Design fpga3, start of the top module:
module fpga3(
    input [3:0] SW,
    input rot_A, input rot_B, input rot_dwn,
    input BTN0, input BTN1, input BTN2,
    input reset, input clk,
    output [7:0] LED,
	 output R, output G, output B,
	 output h_sync, output v_sync
    );
For scale: roughly 6200 cells after synthesis, roughly 25 I/O pins, about 0.044 mm2 of cells after synthesis.
Settings: LEC_CHECK=0, ABC_AREA=1, CAP_MARGIN=20, CORE_ASPECT_RATIO=0.5, CORE_MARGIN=2, CORE_UTILIZATION=72, CTS_CLUSTER_DIAMETER=297, CTS_CLUSTER_SIZE=95, PLACE_DENSITY=0.43, SETUP_SLACK_MARGIN=5.0, SLEW_MARGIN=20, TNS_END_PERCENT=10; clock period 29.2 ns.
run.sh (not shown) runs the stock make flow with config.mk's settings and CLKGATE_MAP_FILE=.
The first run finished but fails on negative setup slack.
Change:
Settings changed: CORE_ASPECT_RATIO 0.5 to default, CTS_CLUSTER_DIAMETER 297 to default, CTS_CLUSTER_SIZE 95 to default, PLACE_DENSITY 0.43 to default, SETUP_SLACK_MARGIN 5.0 to default, TNS_END_PERCENT 10 to default.
Clock period 29.2 ns to 61.7 ns, I/O delays scaled along.
- This time the run finished with timing, DRC and antenna clean
- die size hardly moves
- global-route usage is lower by 1.7 points
- hold slack is about the same
- utilization goes down by 3.1 points
- design area goes down by 4.5%
- via count came out lower by 5.1%
- non-clock buffer count went down by 201
- wire length went down by 6.9%
Change:
Settings changed: CORE_UTILIZATION 72 to 40, GPL_TIMING_DRIVEN from default to 0.
Clock period 61.7 ns to 50.0 ns, I/O delays scaled along.
What happened: Flip-flop count stays the same; wire length drops by 0.31%; count of clock-buffer cells in the layout climbs by 2; synthesized cell count does not change.
Change:
Settings changed: CAP_MARGIN 20 to 5, CELL_PAD_IN_SITES_GLOBAL_PLACEMENT from default to 1, CTS_CLUSTER_DIAMETER from default to 337, CTS_CLUSTER_SIZE from default to 98, GPL_TIMING_DRIVEN 0 to default, PLACE_DENSITY from default to 0.43, TNS_END_PERCENT from default to 35.
Flip-flop count does not change.
Routed wire length rose by roughly a tenth.
Design area barely changes.
Register-to-register slack improves by 0.10 ns.
Setup slack improves by 0.79 ns.
Synthesized area is unchanged.

* * *

Starting RTL as in the previous note.
==> flow/config.mk <==
export PLATFORM = sky130hd
export DESIGN_NAME = fpga3
export DESIGN_NICKNAME = fpga3
export VERILOG_FILES = /design/flow/design.v
export SDC_FILE = /design/flow/constraint.sdc
export NUM_CORES = 4
export LEC_CHECK = 0
export CAP_MARGIN = 20
export CORE_MARGIN = 2
export CORE_UTILIZATION = 72
export CTS_CLUSTER_DIAMETER = 356
export CTS_CLUSTER_SIZE = 71
export HOLD_SLACK_MARGIN = -0.05
export PLACE_DENSITY_LB_ADDON = 0.01
export SETUP_SLACK_MARGIN = 3.65
export SLEW_MARGIN = 20
==> flow/constraint.sdc <==
create_clock -name core_clock -period 12.6 [get_ports {clk}]
set_input_delay 2.5200 -clock core_clock [delete_from_list [all_inputs] [get_ports {clk}]]
set_output_delay 2.5200 -clock core_clock [all_outputs]
set_load 0.01 [all_outputs]
The starting point reached the layout checks and failed them: setup timing.
Next try:
- CORE_UTILIZATION: 72 -> 40
- CTS_CLUSTER_DIAMETER: 356 -> unset
- CTS_CLUSTER_SIZE: 71 -> unset
- HOLD_SLACK_MARGIN: -0.05 -> unset
- PLACE_DENSITY_LB_ADDON: 0.01 -> unset
- SETUP_SLACK_MARGIN: 3.65 -> unset
- clock period: 12.6 -> 48.5 ns (I/O delays scaled with it)
Result: The new run completed with no timing, DRC or antenna violations. Cell count barely changes. Synthesized area is unchanged. Worst setup slack improved by 7.5 ns. Utilization falls by 41 points. Worst hold slack is worse by 0.0044 ns. Global-route usage decreases by 21 points. Sequential share of layout area rose by 0.29 points.
Next try:
- clock period: 48.5 -> 50.0 ns (I/O delays scaled with it)
Flip-flop count stays the same. First-iteration DRC count is lower by a little under a tenth. Hold slack hardly moves. Core utilization barely changes. Synthesized area stays the same.
Next try:
- ABC_AREA: unset -> 1
- CAP_MARGIN: 20 -> 40
- CORE_ASPECT_RATIO: unset -> 0.5
- CORE_UTILIZATION: 40 -> 57
- CTS_CLUSTER_DIAMETER: unset -> 333
- CTS_CLUSTER_SIZE: unset -> 100
- GPL_ROUTABILITY_DRIVEN: unset -> 0
- PLACE_DENSITY: unset -> 0.86
- TNS_END_PERCENT: unset -> 5
Wire length fell by 3.0%. Synthesized area goes up by 3.8%. Non-clock buffer count went down by 21. Cell area rose by 3.0%. Hold slack degrades by 0.013 ns. Global-route usage is higher by 7.2 points. Synthesized cell count rises by 20%. Worst setup slack is better by 2.1 ns.

* * *

Starting RTL as in the previous note.
## fpga3
module fpga3(
    input [3:0] SW,
    input rot_A, input rot_B, input rot_dwn,
    input BTN0, input BTN1, input BTN2,
    input reset, input clk,
    output [7:0] LED,
	 output R, output G, output B,
	 output h_sync, output v_sync
    );
Settings: LEC_CHECK=0, CAP_MARGIN=25, CELL_PAD_IN_SITES_GLOBAL_PLACEMENT=3, CORE_ASPECT_RATIO=1.35, CORE_MARGIN=5, CORE_UTILIZATION=24, CTS_CLUSTER_DIAMETER=264, CTS_CLUSTER_SIZE=32, GPL_ROUTABILITY_DRIVEN=0, GPL_TIMING_DRIVEN=0, MAX_ROUTING_LAYER=met4, MIN_ROUTING_LAYER=met1, PLACE_DENSITY=0.61, SETUP_SLACK_MARGIN=5.0, SLEW_MARGIN=20, TNS_END_PERCENT=40; clock period 85.5 ns.
Edit:
CAP_MARGIN = 20   (was 25)
CELL_PAD_IN_SITES_GLOBAL_PLACEMENT = default   (was 3)
CORE_ASPECT_RATIO = default   (was 1.35)
CORE_MARGIN = 2   (was 5)
CORE_UTILIZATION = 40   (was 24)
CTS_CLUSTER_DIAMETER = 169   (was 264)
CTS_CLUSTER_SIZE = 100   (was 32)
GPL_TIMING_DRIVEN = default   (was 0)
MAX_ROUTING_LAYER = default   (was met4)
MIN_ROUTING_LAYER = default   (was met1)
PLACE_DENSITY = default   (was 0.61)
SETUP_SLACK_MARGIN = default   (was 5.0)
clock period = 50.0 ns   (was 85.5 ns; I/O delays follow)
The changed run finished clean.
Worst setup slack loses 8.7 ns.
Synthesized cell count does not change.
Cell area is lower by 3.7%.
Hold slack hardly moves.
Count of clock-buffer cells in the layout is higher by 3.
Wire length decreases by 21%.
Via count goes up by 1.9%.
Critical path depth drops by 2.
